==> inputs of build 72 <==
==> flow/design.v <==
module gca_dlnv(
    input [31:0]    coord0,
    input [31:0]    coord1,
    input           ld,
    input           step,
    input           CLK,
    output          FC,
    output [20:0]   ADDR
);
    reg         [15:0] x0;
    reg         [15:0] y0;
    wire        [15:0] x1;
    wire        [15:0] y1;
    reg  signed [15:0] dx, dy;
    reg  signed [15:0] sx, sy;
    reg  signed [15:0] error;
    wire signed [15:0] e2;
    assign x1 = {5'b0, coord1[10:0]};
    assign y1 = {6'b0, coord1[20:11]};
    assign e2 = error <<< 1;
    assign ADDR = {y0[9:0], x0[10:0]};
    assign FC = !ld && (x0 == x1 && y0 == y1 || e2 >= dy && x0 == x1 || e2 <= dx && y0 == y1);
    always @(posedge CLK) begin
        if(ld) begin
            x0 <= {5'b0, coord0[10:0]};
            y0 <= {6'b0, coord0[20:11]};
            sx <= (x0 > x1) ? -16'd1 : 16'd1;
            sy <= (y0 > y1) ? -16'd1 : 16'd1;
            dx <= (x0 < x1) ? (x1 - x0) : (x0 - x1);
            dy <= (y1 < y0) ? (y1 - y0) : (y0 - y1);
            error <= dx + dy;
        end
        if(step && !ld) begin
            if(e2 >= dy) x0 <= x0 + sx;
            if(e2 <= dx) y0 <= y0 + sy;
            if(e2 >= dy && e2 <= dx)
                error <= error + dx + dy;
            else if(e2 >= dy)
                error <= error + dy;
            else if(e2 <= dx)
                error <= error + dx;
        end
    end
endmodule
==> flow/run.sh <==
#!/bin/bash
# the make line also repeats each setting of config.mk as NAME=value (left out here)
make -C /OpenROAD-flow-scripts/flow DESIGN_CONFIG=/design/flow/config.mk WORK_HOME=/design/flow/orfs CLKGATE_MAP_FILE= finish
==> flow/config.mk <==
export PLATFORM = sky130hd
export DESIGN_NAME = gca_dlnv
export DESIGN_NICKNAME = gca_dlnv
export VERILOG_FILES = /design/flow/design.v
export SDC_FILE = /design/flow/constraint.sdc
export NUM_CORES = 4
export LEC_CHECK = 0
export CAP_MARGIN = 20
export CORE_MARGIN = 10
export CORE_UTILIZATION = 40
export CTS_CLUSTER_DIAMETER = 397
export CTS_CLUSTER_SIZE = 98
export PLACE_DENSITY = 0.38
export SLEW_MARGIN = 20
export TNS_END_PERCENT = 5
==> flow/constraint.sdc <==
create_clock -name core_clock -period 5.0 [get_ports {CLK}]
set_input_delay 1.0000 -clock core_clock [delete_from_list [all_inputs] [get_ports {CLK}]]
set_output_delay 1.0000 -clock core_clock [all_outputs]
set_load 0.01 [all_outputs]
==> trial 17 (differences from build 72) <==
CORE_MARGIN = 2   (was 10)
CORE_UTILIZATION = 72   (was 40)
CTS_CLUSTER_DIAMETER = 32   (was 397)
CTS_CLUSTER_SIZE = 80   (was 98)
MAX_ROUTING_LAYER = met4   (was default)
PLACE_DENSITY = default   (was 0.38)
PLACE_DENSITY_LB_ADDON = 0.04   (was default)
SETUP_SLACK_MARGIN = 1.27   (was default)
TNS_END_PERCENT = default   (was 5)
==> flow/constraint.sdc (replaced) <==
create_clock -name core_clock -period 4.52 [get_ports {CLK}]
set_input_delay 0.9040 -clock core_clock [delete_from_list [all_inputs] [get_ports {CLK}]]
set_output_delay 0.9040 -clock core_clock [all_outputs]
set_load 0.01 [all_outputs]
==> build 69 (differences from build 72) <==
CORE_MARGIN = 2   (was 10)
CORE_UTILIZATION = 66   (was 40)
CTS_CLUSTER_DIAMETER = default   (was 397)
CTS_CLUSTER_SIZE = default   (was 98)
PLACE_DENSITY = default   (was 0.38)
SETUP_SLACK_MARGIN = 1.0   (was default)
TNS_END_PERCENT = default   (was 5)
==> flow/constraint.sdc (replaced) <==
create_clock -name core_clock -period 3.9 [get_ports {CLK}]
set_input_delay 0.7800 -clock core_clock [delete_from_list [all_inputs] [get_ports {CLK}]]
set_output_delay 0.7800 -clock core_clock [all_outputs]
set_load 0.01 [all_outputs]
==> impl_metrics.env <==
# source this file to load flow results
export IMPL_status="complete, but fails checks"
export IMPL_violatedChecks="negative setup slack"
export IMPL_crit_start="dx[2]"
export IMPL_rsz0062_at_grt="true"
export IMPL_drt_iter0_drc=1641
export IMPL_setup_viol=3
export IMPL_postCtsResizedCells=133
export IMPL_cp_slowest_cell="edfxtp_1"
export IMPL_layout_setup_ws_ps=-369.9
export IMPL_dieWidth_microns=129.3
(the above is from build 69)
==> impl_metrics.env <==
# source this file to load flow results
export IMPL_status="complete, no violations"
export IMPL_crit_start="dx[1]"
export IMPL_layout_setup_ws_ps=532.7
export IMPL_postCtsResizedCells=60
export IMPL_dieWidth_microns=123.9
export IMPL_setup_viol=0
export IMPL_cp_slowest_cell="edfxtp_1"
export IMPL_rsz0062_at_grt="true"
(the above is from trial 17)
==> impl_metrics.env <==
# source this file to load flow results
export IMPL_drt_iter0_drc=422
export IMPL_setup_viol=0
export IMPL_dp_hpwl_microns=25240
export IMPL_stdcell_area_sq_mm=0.01161
export IMPL_drv_cap=0
export IMPL_dieWidth_microns=180.9
export IMPL_comb_area_frac=0.6626
export IMPL_postCtsResizedCells=0
export IMPL_yosysWarnings=1
export IMPL_path_buffers=3
export IMPL_status="complete, no violations"
export IMPL_rsz0062_at_grt="false"
(the above is from build 72)

==> inputs of run F <==
// gca_dlnv: RTL as listed in full above, without the edits since
Settings: LEC_CHECK=0, CAP_MARGIN=20, CORE_MARGIN=2, CORE_UTILIZATION=40, CTS_CLUSTER_DIAMETER=397, CTS_CLUSTER_SIZE=44, PLACE_DENSITY_LB_ADDON=0.12, SLEW_MARGIN=20, TNS_END_PERCENT=5; clock period 5.0 ns.
run.sh (not shown) runs the stock make flow with config.mk's settings and CLKGATE_MAP_FILE=.
==> run D: changes against run F <==
CAP_MARGIN = 30   (was 20)
CORE_UTILIZATION = 72   (was 40)
CTS_CLUSTER_DIAMETER = 358   (was 397)
CTS_CLUSTER_SIZE = unset   (was 44)
PLACE_DENSITY = 0.67   (was unset)
PLACE_DENSITY_LB_ADDON = unset   (was 0.12)
TNS_END_PERCENT = unset   (was 5)
==> flow/constraint.sdc (replaced) <==
create_clock -name core_clock -period 3.78 [get_ports {CLK}]
set_input_delay 0.7560 -clock core_clock [delete_from_list [all_inputs] [get_ports {CLK}]]
set_output_delay 0.7560 -clock core_clock [all_outputs]
set_load 0.01 [all_outputs]
==> qor summary <==
|  | run D | run F |
|---|---|---|
| Status | complete, but fails checks | timing/DRC/antenna clean |
| Violated checks | negative setup slack | - |
| Fill cell total of the finished layout | 814 | 2,566 |
| Critical path type | flop to flop | input pin to output port |
| Met1 Wirelength | 11,800 µm | 14,400 µm |
| Final cell area excluding filler cells | 12,000 µm² | 11,600 µm² |
| Met3 Track Usage GR | 8.52% | 2.41% |
| Required @ worst endpoint | 4060 ps | 4000 ps |
| RSZ-0062 raised after global routing | true | false |
| Count of placed standard cells in the final layout, fillers left out | 1,557 | 1,644 |
| Kind of capture point of the worst setup path | flop | output port |
| Amount of wire on met2 after detailed routing | 13,500 µm | 12,600 µm |
| Worst-margin pin slew | 656 ps | 715 ps |
| Non-clock buffer instance count of the final layout | 154 | 91 |
| Via count of the first global-routing pass | 9,858 | 8,863 |
| Worst path setup slack after routing | -63.8 ps | 526 ps |
| Met2 demand-to-capacity share in global routing | 64.2% | 35.1% |
| Core Region | 14,000 µm² | 25,300 µm² |

==> umber: inputs <==
RTL: the design.v shown in full above, as it stands there.
Settings: LEC_CHECK=0, ABC_AREA=0, CAP_MARGIN=10, CORE_MARGIN=2, CORE_UTILIZATION=69, CTS_CLUSTER_DIAMETER=50, GPL_ROUTABILITY_DRIVEN=0, GPL_TIMING_DRIVEN=0, MIN_ROUTING_LAYER=met1, PLACE_DENSITY_LB_ADDON=0.18, SLEW_MARGIN=30, TNS_END_PERCENT=50; clock period 4.19 ns.
==> lagoon (differences from umber) <==
Settings changed: ABC_AREA 0 to not set, CAP_MARGIN 10 to 20, CORE_UTILIZATION 69 to 51, CTS_CLUSTER_DIAMETER 50 to not set, GPL_ROUTABILITY_DRIVEN 0 to not set, GPL_TIMING_DRIVEN 0 to not set, MIN_ROUTING_LAYER met1 to not set, PLACE_DENSITY_LB_ADDON 0.18 to not set, SLEW_MARGIN 30 to 20, TNS_END_PERCENT 50 to not set.
==> flow/constraint.sdc (replaced) <==
create_clock -name core_clock -period 4.06 [get_ports {CLK}]
set_input_delay 0.8120 -clock core_clock [delete_from_list [all_inputs] [get_ports {CLK}]]
set_output_delay 0.8120 -clock core_clock [all_outputs]
set_load 0.01 [all_outputs]
==> garnet (differences from umber) <==
Settings changed: ABC_AREA 0 to 1, CAP_MARGIN 10 to 15, CELL_PAD_IN_SITES_GLOBAL_PLACEMENT set to 1, CORE_MARGIN 2 to 5, CTS_CLUSTER_DIAMETER 50 to 263, GPL_TIMING_DRIVEN 0 to 1, SLEW_MARGIN 30 to 20.
==> results.sh <==
# physical design summary
export IMPL_met1_usage_pct=44.4
export IMPL_status="finished clean"
export IMPL_critPathRequiredTime_ps=3350
export IMPL_grt_pass1_vias=9581
# the run above: umber

==> results.sh <==
# physical design summary
export IMPL_status="finished clean"
export IMPL_use_met2_pct=43.8
export IMPL_grt_pass1_vias=9106
export IMPL_ant_nets=0
export IMPL_critPathRequiredTime_ps=4350
export IMPL_met1_usage_pct=35.3
# the run above: lagoon

==> results.sh <==
# source this file to load flow results
export IMPL_status="stopped before the end"
export IMPL_haltStage="3_1_place_gp_skip_io"
export IMPL_first_error="[ERROR FLW-0024] Place density exceeds 1.0 (current PLACE_DENSITY_LB_ADDON =  0.18). Please check if the value of  PLACE_DENSITY_LB_ADDON is between 0 and 0.99."
export IMPL_die_h_um=137
# the run above: garnet

